// microprocessor
module microprocessor(clk, rst, outputPorts, inputPorts, imem_addr, imem_data, dmem_addr, dmem_we, dmem_wdata, dmem_rdata);
Size in the first run: roughly 7300 cells after synthesis, roughly 65000 µm² of cells after synthesis.
Settings: LEC_CHECK=0, ABC_AREA=1, CAP_MARGIN=20, CELL_PAD_IN_SITES_GLOBAL_PLACEMENT=1, CORE_MARGIN=2, CORE_UTILIZATION=40, CTS_CLUSTER_DIAMETER=190, GPL_ROUTABILITY_DRIVEN=1, GPL_TIMING_DRIVEN=0, MAX_ROUTING_LAYER=met4, MIN_ROUTING_LAYER=met2, SETUP_SLACK_MARGIN=0.7, SLEW_MARGIN=25; clock period 6.0 ns.
run.sh (not shown) runs the stock make flow with config.mk's settings and CLKGATE_MAP_FILE=.
The starting point ended with an error in 5_1_grt.
Change:
Settings changed: CELL_PAD_IN_SITES_GLOBAL_PLACEMENT 1 to not set, CTS_CLUSTER_DIAMETER 190 to not set, GPL_TIMING_DRIVEN 0 to not set, MIN_ROUTING_LAYER met2 to not set, SETUP_SLACK_MARGIN 0.7 to not set, SLEW_MARGIN 25 to 20.
What happened:
- This time the run finished clean
- synthesized area does not change
- die area stays the same
- synthesized cell count does not change
Change:
Settings changed: GPL_ROUTABILITY_DRIVEN 1 to 0, MAX_ROUTING_LAYER met4 to not set.
Result: Clock power went up slightly; sequential power is about the same; die area does not change.
Change:
Settings changed: ABC_AREA 1 to not set, CORE_UTILIZATION 40 to 68, GPL_ROUTABILITY_DRIVEN 0 to not set, PLACE_DENSITY set to 0.66, TNS_END_PERCENT set to 90.
Clock period 6.0 ns to 4.87 ns, I/O delays scaled along.
=>
- flip-flop count stays the same
- routed wire length came out lower by 17%
- combinational power came out higher by 9.2%
- design area drops by 2.9%
- utilization is higher by 31 points
- clock power increases by about 20%
- clock-buffer cell count drops by 16
- clock skew drops by 0.019 ns
- die size goes down by 43%
- worst setup slack loses 1.3 ns
- worst hold slack gains 0.035 ns

---

## red
microprocessor again, from the RTL that the note above started with.
==> flow/config.mk <==
export PLATFORM = sky130hd
export DESIGN_NAME = microprocessor
export DESIGN_NICKNAME = microprocessor
export VERILOG_FILES = /design/flow/design.v
export SDC_FILE = /design/flow/constraint.sdc
export NUM_CORES = 4
export LEC_CHECK = 0
export ABC_AREA = 0
export CAP_MARGIN = 0
export CELL_PAD_IN_SITES_DETAIL_PLACEMENT = 0
export CORE_ASPECT_RATIO = 0.96
export CORE_MARGIN = 2
export CORE_UTILIZATION = 70
export CTS_CLUSTER_DIAMETER = 221
export GPL_ROUTABILITY_DRIVEN = 1
export MIN_ROUTING_LAYER = met1
export SETUP_SLACK_MARGIN = 0.81
export SLEW_MARGIN = 20
export TNS_END_PERCENT = 75
==> flow/constraint.sdc <==
create_clock -name core_clock -period 2.81 [get_ports {clk}]
set_input_delay 0.5620 -clock core_clock [delete_from_list [all_inputs] [get_ports {clk}]]
set_output_delay 0.5620 -clock core_clock [all_outputs]
set_load 0.01 [all_outputs]
The flow ended early for red: it failed with a tool error in 5_1_grt.
Modified inputs, blue compared to red
Settings: changing CORE_UTILIZATION from 70 to 31; removing CELL_PAD_IN_SITES_DETAIL_PLACEMENT (formerly 0); removing CTS_CLUSTER_DIAMETER (formerly 221); removing ABC_AREA (formerly 0); removing GPL_ROUTABILITY_DRIVEN (formerly 1); removing CORE_ASPECT_RATIO (formerly 0.96); removing MIN_ROUTING_LAYER (formerly met1); changing CAP_MARGIN from 0 to 20; removing TNS_END_PERCENT (formerly 75); removing SETUP_SLACK_MARGIN (formerly 0.81); changing the clock period (ns, I/O delays scaled along) from 2.81 to 8.17.
## What came out
blue finished every step from synthesis to the final layout, and the layout passed the timing, design-rule and antenna checks.
Comparing red against blue, there is no change at all in maximum clock path buffer count.
For area fraction in xor and xnor cells, red and blue come out practically identical.
red -> blue: die boundary height increased by more than half
Summary of blue over red: distinct cell type count after synthesis about even, routability congestion estimate fell 0.12, die footprint now larger.
## Diff of input files: green against blue
Settings: swapping 31 for 54 in CORE_UTILIZATION; putting CTS_CLUSTER_DIAMETER at 371 where nothing was set; swapping 20 for 35 in SLEW_MARGIN; putting MAX_ROUTING_LAYER at met4 where nothing was set; putting CELL_PAD_IN_SITES_GLOBAL_PLACEMENT at 3 where nothing was set; swapping 8.17 for 4.95 in the clock period (ns, I/O delays scaled along).
==> results <==
green ended up with fewer standard cells than blue. Buffer count excluding the clock tree in the final layout up 88 in green wrt blue. Relative to blue, met3 global-route usage has gone up in green. In the reports for blue and green, the smaller total non-filler cell area in the finished layout belongs to green. Going from blue to green, the post-layout period usage of the worst path was found to have gone up by 29 points.
Changes in orange relative to green:
Settings: SLEW_MARGIN changed from 35 to 20; CTS_CLUSTER_SIZE newly set to 58; ABC_AREA newly set to 1; CELL_PAD_IN_SITES_GLOBAL_PLACEMENT removed (was 3); MAX_ROUTING_LAYER removed (was met4); HOLD_SLACK_MARGIN newly set to 0.29; PLACE_DENSITY_LB_ADDON newly set to 0.27; CORE_UTILIZATION changed from 54 to 70; CTS_CLUSTER_DIAMETER removed (was 371); the clock period (ns, I/O delays scaled along) changed from 4.95 to 2.79.
Findings:
- orange -> stages 100% | layout checks FAIL | negative setup slack
- What green reported for routed wire length has to be multiplied by 1.2 to get the figure for orange.
- Between green and orange, final non-filler cell total is higher for orange, green comes in under that.
- Final design instance area without fill in orange vs green: up about 10%
- Between green and orange, the flow reports switching power increasing by more than 100%.

---

== tundra ==
Starting RTL as in the previous note.
make LEC_CHECK=0 ABC_AREA=1 CAP_MARGIN=20 CORE_MARGIN=2 CORE_UTILIZATION=72 CTS_CLUSTER_SIZE=58 PLACE_DENSITY_LB_ADDON=0.04 SETUP_SLACK_MARGIN=0.79 SLEW_MARGIN=20 finish   # period 2.79 ns
tundra: aborted in global routing (5_1_grt) (tool error)
Here is what was changed in the inputs of amber compared with tundra.
# tundra
export LEC_CHECK = 0
export ABC_AREA = 1
export CAP_MARGIN = 20
export CORE_MARGIN = 2
export CORE_UTILIZATION = 72
export CTS_CLUSTER_SIZE = 58
export PLACE_DENSITY_LB_ADDON = 0.04
export SETUP_SLACK_MARGIN = 0.79
export SLEW_MARGIN = 20
create_clock -name core_clock -period 2.79 [get_ports {clk}]
# amber
export LEC_CHECK = 0
export ABC_AREA = 0
export CAP_MARGIN = 20
export CELL_PAD_IN_SITES_GLOBAL_PLACEMENT = 1
export CORE_MARGIN = 2
export CORE_UTILIZATION = 72
export CTS_CLUSTER_SIZE = 47
export GPL_ROUTABILITY_DRIVEN = 1
export PLACE_DENSITY = 0.93
export SETUP_SLACK_MARGIN = 0.34
export SLEW_MARGIN = 35
export TNS_END_PERCENT = 35
create_clock -name core_clock -period 3.18 [get_ports {clk}]
## What came out
- Status amber: flow complete, layout not clean - negative setup slack
- Summary: with tundra as the reference, placed wire-length estimate after detailed placement in amber moved down by more than 10%.
- In the flow results for tundra and amber, the number of standard cells after synthesis is smaller on amber.
- Relative to tundra, area reported by Yosys stat decreased by about 3% in amber.
- Quantity of gates resized following cts of amber falls short of that of tundra by more than half.
- amber against tundra: cell area after synthesis went down, maximum buffer depth of the clock tree did not really move, vertical die dimension went down, portion of the post-synthesis area used by sequential elements went up.
- amber ends up with lower post-synthesis simple-gate area fraction than tundra does.
diff inputs: amber => yarrow
# amber
export LEC_CHECK = 0
export ABC_AREA = 0
export CAP_MARGIN = 20
export CELL_PAD_IN_SITES_GLOBAL_PLACEMENT = 1
export CORE_MARGIN = 2
export CORE_UTILIZATION = 72
export CTS_CLUSTER_SIZE = 47
export GPL_ROUTABILITY_DRIVEN = 1
export PLACE_DENSITY = 0.93
export SETUP_SLACK_MARGIN = 0.34
export SLEW_MARGIN = 35
export TNS_END_PERCENT = 35
create_clock -name core_clock -period 3.18 [get_ports {clk}]
# yarrow
export LEC_CHECK = 0
export ABC_AREA = 0
export CAP_MARGIN = 20
export CORE_MARGIN = 2
export CORE_UTILIZATION = 70
export CTS_CLUSTER_SIZE = 58
export SETUP_SLACK_MARGIN = 0.73
export SLEW_MARGIN = 20
create_clock -name core_clock -period 2.79 [get_ports {clk}]
## What came out
Tool error ODB-0269 stopped yarrow during global routing (5_1_grt); no final results.
Changes observed in yarrow relative to amber: post-synthesis compound-gate area fraction stayed essentially flat; count of buffers added by post-CTS timing repair for setup has increased.
Going from amber to yarrow, clock buffer count from CTS shrank slightly.
Area of the synthesized netlist per yosys stat: amber vs yarrow identical
On adder-cell area share of the yosys netlist, yarrow tracks amber almost exactly.
Against amber, yarrow comes in about 1.6% higher on post-place instance area.
amber and yarrow ended up with roughly the same synthesized cell count.
NOTE area of the placeable core amber->yarrow increased by a few percent
Count of cells resized by post-cts repair went up by more than 100% going from amber to yarrow.
Comparing yarrow against amber, there is no change at all in total of flip-flops plus latches after synthesis.
The inputs of maple differ from those of yarrow as listed below.
# yarrow
export LEC_CHECK = 0
export ABC_AREA = 0
export CAP_MARGIN = 20
export CORE_MARGIN = 2
export CORE_UTILIZATION = 70
export CTS_CLUSTER_SIZE = 58
export SETUP_SLACK_MARGIN = 0.73
export SLEW_MARGIN = 20
create_clock -name core_clock -period 2.79 [get_ports {clk}]
# maple
export LEC_CHECK = 0
export ABC_AREA = 0
export CAP_MARGIN = 20
export CORE_MARGIN = 2
export CORE_UTILIZATION = 70
export CTS_CLUSTER_SIZE = 56
export PLACE_DENSITY_LB_ADDON = 0.0
export SETUP_SLACK_MARGIN = 0.84
export SLEW_MARGIN = 20
create_clock -name core_clock -period 2.87 [get_ports {clk}]
Notes after the runs:
As the logs show, maple stopped at global routing (5_1_grt) after a tool error, so it never reached the end of the flow. Re number of buffers on the longest clock path: no difference whatsoever between maple and yarrow. Comparing maple against yarrow, there is no change at all in number of instances in the synthesized netlist. maple -> yarrow: area fraction in full adders, half adders and majority gates delta 0, exact match. yarrow -> maple: synthesized area delta 0, exact match. Going from yarrow to maple, the number of buffers added for setup after CTS was found to have gone up by about 40%. Per the comparison of maple with yarrow, global placer's final weighted congestion now sits higher; minimum setup slack after placement now sits higher. On synthesized flop and latch total, yarrow and maple are basically level.
Power figures rest on the tool's default switching activity, not on a simulated workload.
